// FIR_low_pass_filter
module FIR_low_pass_filter(
	input clk,
	input rst,
	input [7:0]FIR_IN,
	output reg [16:0]FIR_OUT
);
For scale: about 27 I/O pins, about 0.015 mm^2 of cells after synthesis.
make LEC_CHECK=0 ABC_AREA=1 CAP_MARGIN=20 CORE_MARGIN=2 CORE_UTILIZATION=72 PLACE_DENSITY_LB_ADDON=0.2 SETUP_SLACK_MARGIN=1.01 SLEW_MARGIN=20 finish   # period 3.84 ns
run.sh (not shown) runs the stock make flow with config.mk's settings and CLKGATE_MAP_FILE=.
The first run finished but fails on setup timing.
Next try:
- CORE_ASPECT_RATIO: not set -> 1.19
- PLACE_DENSITY_LB_ADDON: 0.2 -> not set
- SETUP_SLACK_MARGIN: 1.01 -> not set
- TNS_END_PERCENT: not set -> 50
- clock period: 3.84 -> 3.71 ns (I/O delays scaled with it)
The new run completed, yet does not pass: setup timing.
Cell count drops by a few percent.
Routed wire length fell by well over a third.
Final area decreases by roughly a tenth.
Hold slack gets worse by 110 ps.
Setup slack improves by 180 ps.
Via count came out lower by about a fifth.
Next try:
- ABC_AREA: 1 -> not set
- CORE_ASPECT_RATIO: 1.19 -> not set
- SETUP_SLACK_MARGIN: not set -> -0.16
- TNS_END_PERCENT: 50 -> not set
- clock period: 3.71 -> 3.84 ns (I/O delays scaled with it)
The changed run completed, yet does not pass: setup timing; die area fell by 5.8%; sequential share of layout area rose by 1.4 points; critical path depth is unchanged; area after synthesis fell by about 6%; final area fell by 4.6%; clock skew hardly moves.
Next try:
- CORE_UTILIZATION: 72 -> 51
- SETUP_SLACK_MARGIN: -0.16 -> not set
- clock period: 3.84 -> 4.56 ns (I/O delays scaled with it)
Result: With this change the flow produced a clean layout; sequential share of layout area grows by 0.65 points; clock skew increases by 6.0 ps; setup slack gains 450 ps; routed wire length drops by 8.4%; count of clock-buffer cells in the layout is lower by 1; maximum frequency decreases by 6.1%.

========
The RTL this note starts from:
==> flow/design.v <==
module FIR_low_pass_filter(
	input clk,
	input rst,
	input [7:0]FIR_IN,
	output reg [16:0]FIR_OUT
);
reg[7:0] delay_pipeline1;
reg[7:0] delay_pipeline2;
reg[7:0] delay_pipeline3;
reg[7:0] delay_pipeline4;
reg[7:0] delay_pipeline5;
reg[7:0] delay_pipeline6;
reg[7:0] delay_pipeline7;
reg[7:0] delay_pipeline8;
reg[7:0] delay_pipeline9;
wire[7:0] coeff1 = 8'd7;	 
wire[7:0] coeff2 = 8'd5;
wire[7:0] coeff3 = 8'd51;
wire[7:0] coeff4 = 8'd135;
wire[7:0] coeff5 = 8'd179;
wire[7:0] coeff6 = 8'd135;
wire[7:0] coeff7 = 8'd51;
wire[7:0] coeff8 = 8'd5;
wire[7:0] coeff9 = 8'd7;
reg signed [16:0] multi_data1 ; 
reg signed [16:0] multi_data2 ;
reg signed [16:0] multi_data3 ;
reg signed [16:0] multi_data4 ;
reg signed [16:0] multi_data5 ;
reg signed [16:0] multi_data6 ;
reg signed [16:0] multi_data7 ;
reg signed [16:0] multi_data8 ;
reg signed [16:0] multi_data9 ;
always@(posedge clk or negedge rst)
if(!rst)
begin
	delay_pipeline1 <= 8'b0 ;
	delay_pipeline2 <= 8'b0 ;
	delay_pipeline3 <= 8'b0 ;
	delay_pipeline4 <= 8'b0 ;
	delay_pipeline5 <= 8'b0 ;
	delay_pipeline6 <= 8'b0 ;
	delay_pipeline7 <= 8'b0 ;
	delay_pipeline8 <= 8'b0 ;
	delay_pipeline9 <= 8'b0 ;
end
else
begin
	delay_pipeline1 <= FIR_IN;
	delay_pipeline2 <= delay_pipeline1 ;
	delay_pipeline3 <= delay_pipeline2 ;
	delay_pipeline4 <= delay_pipeline3 ;
	delay_pipeline5 <= delay_pipeline4 ;
	delay_pipeline6 <= delay_pipeline5 ;
	delay_pipeline7 <= delay_pipeline6 ;
	delay_pipeline8 <= delay_pipeline7 ;
	delay_pipeline9 <= delay_pipeline8 ;
end
always@(posedge clk or negedge rst)  
	if(!rst)
		multi_data1 <= 17'b0 ;
	else
		multi_data1 <= delay_pipeline1*coeff1 ;
always@(posedge clk or negedge rst)  
	if(!rst)
		multi_data2 <= 17'b0 ;
	else
		multi_data2 <= delay_pipeline2*coeff2 ;
always@(posedge clk or negedge rst)  
	if(!rst)
		multi_data3 <= 17'b0 ;
	else
		multi_data3 <= delay_pipeline3*coeff3 ;
always@(posedge clk or negedge rst)  
	if(!rst)
		multi_data4 <= 17'b0 ;
	else
		multi_data4 <= delay_pipeline4*coeff4 ;
always@(posedge clk or negedge rst)  
	if(!rst)
		multi_data5 <= 17'b0 ;
	else
		multi_data5 <= delay_pipeline5*coeff5 ;
always@(posedge clk or negedge rst)  
	if(!rst)
		multi_data6 <= 17'b0 ;
	else
		multi_data6 <= delay_pipeline6*coeff6 ;
always@(posedge clk or negedge rst)  
	if(!rst)
		multi_data7 <= 17'b0 ;
	else
		multi_data7 <= delay_pipeline7*coeff7 ;
always@(posedge clk or negedge rst)  
	if(!rst)
		multi_data8 <= 17'b0 ;
	else
		multi_data8 <= delay_pipeline8*coeff8 ;
always@(posedge clk or negedge rst)  
	if(!rst)
		multi_data9 <= 17'b0 ;
	else
		multi_data9 <= delay_pipeline9*coeff9 ;
always@(posedge clk or negedge rst)
	if(!rst)
		FIR_OUT <= 16'b0 ;
	else
		FIR_OUT <= multi_data1 + multi_data2 + multi_data3 + multi_data4 +multi_data5 + multi_data6 + multi_data7 + multi_data8 + multi_data9 ;
endmodule
clock: 7.0 ns
lec_check: 0
cap_margin: 5
cell_pad_in_sites_global_placement: 0
core_margin: 8
core_utilization: 40
cts_cluster_diameter: 304
cts_cluster_size: 94
gpl_routability_driven: 0
gpl_timing_driven: 0
hold_slack_margin: -0.08
max_routing_layer: met4
setup_slack_margin: 1.54
slew_margin: 5
Next try:
CAP_MARGIN = 20   (was 5)
CELL_PAD_IN_SITES_GLOBAL_PLACEMENT = not set   (was 0)
CORE_MARGIN = 2   (was 8)
CTS_CLUSTER_DIAMETER = 393   (was 304)
CTS_CLUSTER_SIZE = 98   (was 94)
GPL_ROUTABILITY_DRIVEN = not set   (was 0)
GPL_TIMING_DRIVEN = not set   (was 0)
HOLD_SLACK_MARGIN = not set   (was -0.08)
MAX_ROUTING_LAYER = not set   (was met4)
PLACE_DENSITY = 0.87   (was not set)
SETUP_SLACK_MARGIN = not set   (was 1.54)
SLEW_MARGIN = 20   (was 5)
The new run produced a clean layout.
Sequential cell count does not change.
Die area decreases by 11%.
Clock skew decreases by 0.0062 ns.
Final cell count stays the same.
Worst setup slack is better by 0.25 ns.
Wire length increases by 9.7%.
Area after synthesis does not change.
First-iteration DRC count increases by 35%.
Next try:
CORE_UTILIZATION = 72   (was 40)
CTS_CLUSTER_DIAMETER = 391   (was 393)
PLACE_DENSITY = not set   (was 0.87)
=> Clock skew is about the same; flip-flop count does not change; clock-buffer cell count shrinks by 2; die size shrinks by well over a third; cell count shrinks by roughly a tenth.
Next try:
ABC_AREA = 0   (was not set)
CORE_ASPECT_RATIO = 1.94   (was not set)
CORE_UTILIZATION = 40   (was 72)
CTS_CLUSTER_DIAMETER = 323   (was 391)
GPL_ROUTABILITY_DRIVEN = 0   (was not set)
PLACE_DENSITY_LB_ADDON = 0.27   (was not set)
SETUP_SLACK_MARGIN = -0.69   (was not set)
SLEW_MARGIN = 0   (was 20)
TNS_END_PERCENT = 40   (was not set)
Count of clock-buffer cells in the layout is lower by 1.
Core utilization is lower by 35 points.
Routed wire length went up by 7.2%.
Synthesized area does not change.
First-iteration DRC count goes down by 40%.
Register-to-register slack improves by 0.08 ns.
Design area came out higher by about 1.7%.
Worst setup slack improved by 0.081 ns.

========
Starts from the design.v that is shown in full above.
clock: 3.32 ns
lec_check: 0
abc_area: 1
cap_margin: 20
cell_pad_in_sites_detail_placement: 0
core_aspect_ratio: 1.05
core_margin: 2
core_utilization: 72
cts_cluster_diameter: 293
cts_cluster_size: 81
gpl_routability_driven: 0
hold_slack_margin: 0.09
max_routing_layer: met5
min_routing_layer: met1
place_density_lb_addon: 0.26
slew_margin: 20
tns_end_percent: 85
The starting point finished but failed the layout checks on negative setup slack.
Rerun with:
CELL_PAD_IN_SITES_DETAIL_PLACEMENT = unset   (was 0)
CORE_ASPECT_RATIO = unset   (was 1.05)
CTS_CLUSTER_DIAMETER = unset   (was 293)
CTS_CLUSTER_SIZE = unset   (was 81)
GPL_ROUTABILITY_DRIVEN = unset   (was 0)
HOLD_SLACK_MARGIN = unset   (was 0.09)
MAX_ROUTING_LAYER = unset   (was met5)
MIN_ROUTING_LAYER = unset   (was met1)
PLACE_DENSITY_LB_ADDON = 0.2   (was 0.26)
SETUP_SLACK_MARGIN = -0.16   (was unset)
TNS_END_PERCENT = unset   (was 85)
clock period = 3.57 ns   (was 3.32 ns; I/O delays follow)
The changed run finished but failed the layout checks on negative setup slack.
Final area is lower by 1.3%.
Synthesized area stays the same.
Clock-buffer cell count stays the same.
Setup slack is better by 0.14 ns.
Worst hold slack is better by 0.011 ns.
Non-clock buffer count is lower by 5.
Via count is lower by 6.6%.
Cell count is lower by 0.45%.
Rerun with:
ABC_AREA = unset   (was 1)
PLACE_DENSITY_LB_ADDON = unset   (was 0.2)
SETUP_SLACK_MARGIN = -0.23   (was -0.16)
clock period = 3.49 ns   (was 3.57 ns; I/O delays follow)
The new run produced a layout that fails on negative setup slack. Global-route usage falls by 2.3 points. Worst hold slack gets better by 0.035 ns. Cell area fell by a few percent. Sequential share of layout area is higher by 1.2 points. Setup slack got worse by 0.34 ns. Maximum frequency went down by a few percent. Clock-buffer cell count does not change. Wire length shrinks by about a fifth.
Rerun with:
ABC_AREA = 1   (was unset)
PLACE_DENSITY = 0.35   (was unset)
SETUP_SLACK_MARGIN = 0.97   (was -0.23)
clock period = 3.84 ns   (was 3.49 ns; I/O delays follow)
The changed run finished with negative setup slack left.
Via count goes up by well over a third.
Core utilization climbs by 6.4 points.
Worst hold slack gains 0.068 ns.
Cell area climbs by about a fifth.
Rerun with:
ABC_AREA = unset   (was 1)
PLACE_DENSITY = unset   (was 0.35)
SETUP_SLACK_MARGIN = unset   (was 0.97)
clock period = 3.05 ns   (was 3.84 ns; I/O delays follow)
After rerunning: The changed run ran to the end with violations: negative setup slack. Wire length came out higher by 16%. Die area came out lower by 5.8%. Flip-flop count does not change.
Rerun with:
ABC_AREA = 1   (was unset)
clock period = 5.39 ns   (was 3.05 ns; I/O delays follow)
After rerunning: The changed run went through all stages and came out clean; area after synthesis came out higher by a few percent; design area came out lower by roughly a tenth; global-route usage came out lower by 12 points; maximum frequency came out higher by about a fifth; wire length came out lower by well over a third; via count came out lower by about a fifth; core utilization came out lower by 18 points; register-to-register slack gets better by 3.2 ns; cell count came out higher by a little under a tenth.
